==> nickel: inputs <==
// main
module main(
    input wire clk,
    input wire rst,
    input wire [3:0] sensor,
    input wire [2:0] sw,
    output wire [1:0] servo
    );
wire [7:0] Servo_R;
wire [7:0] Servo_L;
wire clk_40MHz;
wire clk_1KHz;
wire clk_100MHz;
wire tick_40MHz;
wire tick_1KHz;
wire [10:0] pid_output, position;
servo_handler my_servo (
    .clk(clk_100MHz),
    .en(tick_1KHz),
    .rst(rst),
    .servo_l(Servo_L),
    .servo_r(Servo_R),
    .pid_output(pid_output)
);       
servo_to_PWM my_PWM(
    .clk(clk_100MHz),
    .rst(rst),
    .servo_L(Servo_L),
    .servo_R(Servo_R),
    .PWM_L(servo[0]),
    .PWM_R(servo[1])
);
clock_managment_unit my_clk(
.clk(clk),
.rst(rst),
.clk_100MHz(clk_100MHz),
.clk_40MHz(clk_40MHz),
.clk_1KHz(clk_1KHz),
.tick_40MHz(tick_40MHz),
.tick_1KHz(tick_1KHz)
);
pid my_pid(
    .kp_sw(sw[0]),
    .ki_sw(sw[1]),
    .kd_sw(sw[2]),
    .clk(clk_100MHz),
    .en(tick_40MHz),
    .rst(rst),
    .position(position),
    .pid_output(pid_output)
);
sensor_handler my_sensors(
    .clk(clk_100MHz),
    .rst(rst),
    .sensors(sensor),
    .position(position)
);
endmodule
make LEC_CHECK=0 CAP_MARGIN=35 CORE_ASPECT_RATIO=0.8 CORE_MARGIN=2 CORE_UTILIZATION=18 CTS_CLUSTER_DIAMETER=130 CTS_CLUSTER_SIZE=34 HOLD_SLACK_MARGIN=-0.0 MAX_ROUTING_LAYER=met5 PLACE_DENSITY=0.91 SETUP_SLACK_MARGIN=-0.4 SLEW_MARGIN=20 TNS_END_PERCENT=55 finish   # period 10.7 ns
run.sh (not shown) runs the stock make flow with config.mk's settings and CLKGATE_MAP_FILE=.
==> quartz (differences from nickel) <==
- ABC_AREA: unset -> 1
- CORE_ASPECT_RATIO: 0.8 -> 0.93
- CORE_UTILIZATION: 18 -> 72
- CTS_CLUSTER_SIZE: 34 -> unset
- PLACE_DENSITY: 0.91 -> 0.35
- SETUP_SLACK_MARGIN: -0.4 -> 3.14
==> flow/constraint.sdc (replaced) <==
create_clock -name core_clock -period 11.9 [get_ports {clk}]
set_input_delay 2.3800 -clock core_clock [delete_from_list [all_inputs] [get_ports {clk}]]
set_output_delay 2.3800 -clock core_clock [all_outputs]
set_load 0.01 [all_outputs]
==> onyx (differences from nickel) <==
- CAP_MARGIN: 35 -> 20
- CORE_ASPECT_RATIO: 0.8 -> unset
- CORE_UTILIZATION: 18 -> 35
- CTS_CLUSTER_DIAMETER: 130 -> unset
- CTS_CLUSTER_SIZE: 34 -> unset
- HOLD_SLACK_MARGIN: -0.0 -> unset
- MAX_ROUTING_LAYER: met5 -> unset
- PLACE_DENSITY: 0.91 -> unset
- SETUP_SLACK_MARGIN: -0.4 -> unset
- TNS_END_PERCENT: 55 -> unset
==> flow/constraint.sdc (replaced) <==
create_clock -name core_clock -period 13.5 [get_ports {clk}]
set_input_delay 2.7000 -clock core_clock [delete_from_list [all_inputs] [get_ports {clk}]]
set_output_delay 2.7000 -clock core_clock [all_outputs]
set_load 0.01 [all_outputs]
==> maple (differences from nickel) <==
- CAP_MARGIN: 35 -> 20
- CORE_ASPECT_RATIO: 0.8 -> unset
- CORE_UTILIZATION: 18 -> 61
- CTS_CLUSTER_DIAMETER: 130 -> unset
- CTS_CLUSTER_SIZE: 34 -> unset
- HOLD_SLACK_MARGIN: -0.0 -> unset
- MAX_ROUTING_LAYER: met5 -> unset
- PLACE_DENSITY: 0.91 -> unset
- SETUP_SLACK_MARGIN: -0.4 -> unset
- TNS_END_PERCENT: 55 -> unset
==> flow/constraint.sdc (replaced) <==
create_clock -name core_clock -period 10.9 [get_ports {clk}]
set_input_delay 2.1800 -clock core_clock [delete_from_list [all_inputs] [get_ports {clk}]]
set_output_delay 2.1800 -clock core_clock [all_outputs]
set_load 0.01 [all_outputs]
==> results.json <==
{
  "flop_area_um2": 3530,
  "relSlewSlack_pct": 28.0,
  "crit_cells": 52,
  "status": "failed layout checks",
  "setup_slack_ns": -0.917,
  "setup_viol": 11,
  "check.faults": "negative setup slack"
}
That was maple.
==> results.json <==
{
  "status": "aborted with a tool error",
  "stop_stage": "5_1_grt",
  "stop_error": "[ERROR GRT-0232] Routing congestion too high. Check the congestion heatmap in the GUI.",
  "fp_nets": 2633
}
That was quartz.
==> results.json <==
{
  "setup_slack_ns": 0.748,
  "flop_area_um2": 3520,
  "relSlewSlack_pct": 29.1,
  "setup_viol": 0,
  "crit_cells": 47,
  "status": "finished clean"
}
That was onyx.
==> results.json <==
{
  "status": "failed layout checks",
  "check.faults": "negative setup slack",
  "setup_slack_ns": -1.68,
  "setup_viol": 11,
  "flop_area_um2": 3530,
  "crit_cells": 56,
  "relSlewSlack_pct": 36.9
}
That was nickel.

* * *

==> inputs of build 42 <==
Starting RTL as in the previous note.
clock: 10.7 ns
lec_check: 0
cap_margin: 35
core_aspect_ratio: 0.6
core_margin: 2
core_utilization: 18
cts_cluster_diameter: 169
gpl_timing_driven: 0
hold_slack_margin: -0.0
max_routing_layer: met4
place_density_lb_addon: 0.27
setup_slack_margin: 2.74
slew_margin: 35
tns_end_percent: 55
==> build 80: changes against build 42 <==
Settings changed: CAP_MARGIN 35 to 20, CORE_ASPECT_RATIO 0.6 to not set, CORE_UTILIZATION 18 to 40, CTS_CLUSTER_DIAMETER 169 to not set, GPL_TIMING_DRIVEN 0 to not set, HOLD_SLACK_MARGIN -0.0 to not set, MAX_ROUTING_LAYER met4 to not set, PLACE_DENSITY_LB_ADDON 0.27 to not set, SETUP_SLACK_MARGIN 2.74 to not set, SLEW_MARGIN 35 to 20, TNS_END_PERCENT 55 to not set.
==> flow/constraint.sdc (replaced) <==
create_clock -name core_clock -period 13.5 [get_ports {clk}]
set_input_delay 2.7000 -clock core_clock [delete_from_list [all_inputs] [get_ports {clk}]]
set_output_delay 2.7000 -clock core_clock [all_outputs]
set_load 0.01 [all_outputs]
==> reports/qor.log <==
[global_routing] layer with the highest usage met2
[final_layout] non-clock buffer count in the final layout 102
[clock_network] number of gates resized after cts 0
[floorplan] placeable core region 40800 um^2
[floorplan] Die Outline Area 43000 um^2
[outcome] outcome no timing/DRC/antenna violations
(the above is from build 80)
==> reports/qor.log <==
[sta] Setup WS post-layout -1.64 ns
[outcome] outcome failed layout checks
[outcome] set of violated layout checks negative setup slack
[clock_network] number of gates resized after cts 221
[clock_network] TritonCTS clock tree yes
[final_layout] non-clock buffer count in the final layout 222
[global_routing] layer with the highest usage met1
[floorplan] placeable core region 91500 um^2
[floorplan] Die Outline Area 94500 um^2
[sta] number of endpoints failing setup at the final stage 11
(the above is from build 42)

* * *

==> 02-08 <==
main again, from the RTL that the note above started with.
clock: 9.38 ns
lec_check: 0
cap_margin: 5
core_aspect_ratio: 0.96
core_margin: 2
core_utilization: 72
cts_cluster_diameter: 244
hold_slack_margin: 0.29
max_routing_layer: met5
place_density: 0.64
setup_slack_margin: -0.69
slew_margin: 20
tns_end_percent: 55
==> 01-05: changes against 02-08 <==
==> flow/config.mk (replaced) <==
export PLATFORM = sky130hd
export DESIGN_NAME = main
export DESIGN_NICKNAME = main
export VERILOG_FILES = /design/flow/design.v
export SDC_FILE = /design/flow/constraint.sdc
export NUM_CORES = 4
export LEC_CHECK = 0
export ABC_AREA = 1
export CAP_MARGIN = 0
export CORE_ASPECT_RATIO = 0.92
export CORE_MARGIN = 2
export CORE_UTILIZATION = 72
export CTS_CLUSTER_DIAMETER = 130
export HOLD_SLACK_MARGIN = -0.0
export MAX_ROUTING_LAYER = met5
export PLACE_DENSITY_LB_ADDON = 0.01
export SETUP_SLACK_MARGIN = -0.51
export SLEW_MARGIN = 20
export TNS_END_PERCENT = 55
==> flow/constraint.sdc (replaced) <==
create_clock -name core_clock -period 10.4 [get_ports {clk}]
set_input_delay 2.0800 -clock core_clock [delete_from_list [all_inputs] [get_ports {clk}]]
set_output_delay 2.0800 -clock core_clock [all_outputs]
set_load 0.01 [all_outputs]
==> 09-17: changes against 02-08 <==
==> flow/config.mk (replaced) <==
export PLATFORM = sky130hd
export DESIGN_NAME = main
export DESIGN_NICKNAME = main
export VERILOG_FILES = /design/flow/design.v
export SDC_FILE = /design/flow/constraint.sdc
export NUM_CORES = 4
export LEC_CHECK = 0
export CAP_MARGIN = 20
export CORE_MARGIN = 2
export CORE_UTILIZATION = 40
export SLEW_MARGIN = 20
==> flow/constraint.sdc (replaced) <==
create_clock -name core_clock -period 14.0 [get_ports {clk}]
set_input_delay 2.8000 -clock core_clock [delete_from_list [all_inputs] [get_ports {clk}]]
set_output_delay 2.8000 -clock core_clock [all_outputs]
set_load 0.01 [all_outputs]
==> qor summary <==
| metric | 01-05 | 09-17 | 02-08 |
|---|---|---|---|
| Run status | stopped before the end | no timing/DRC/antenna violations | stopped before the end |
| Failing step | global routing | - | global routing |
| RD Place Congestion | 0.941 | 0.917 | 0.974 |
| Setup repair bufs after CTS | 10 | 0 | 53 |
| Mapped Area | 0.0161 sq mm | 0.0166 sq mm | 0.0166 sq mm |
| DIE WIDTH | 160 um | 207 um | 159 um |
| Area fraction in full adders, half adders and majority gates | 0.150 | 0.147 | 0.147 |
| Die outline height | 148 um | 207 um | 153 um |
| Placement-stage cell area | 0.0183 sq mm | 0.0173 sq mm | 0.0200 sq mm |
| Number of placed instances, taps included | 2966 | 2600 | 2746 |
| Die Area | 0.0236 sq mm | 0.0430 sq mm | 0.0242 sq mm |
| Syn nets | 2633 | 2290 | 2290 |
| HPWL reported at the end of detailed placement | 32600 um | 32600 um | 38600 um |
| Floorplan core area | 0.0220 sq mm | 0.0408 sq mm | 0.0226 sq mm |
| Cell count in the Yosys report | 2444 | 2101 | 2101 |
| Avg Inst Size Synth | 6.60 sq um | 7.88 sq um | 7.88 sq um |
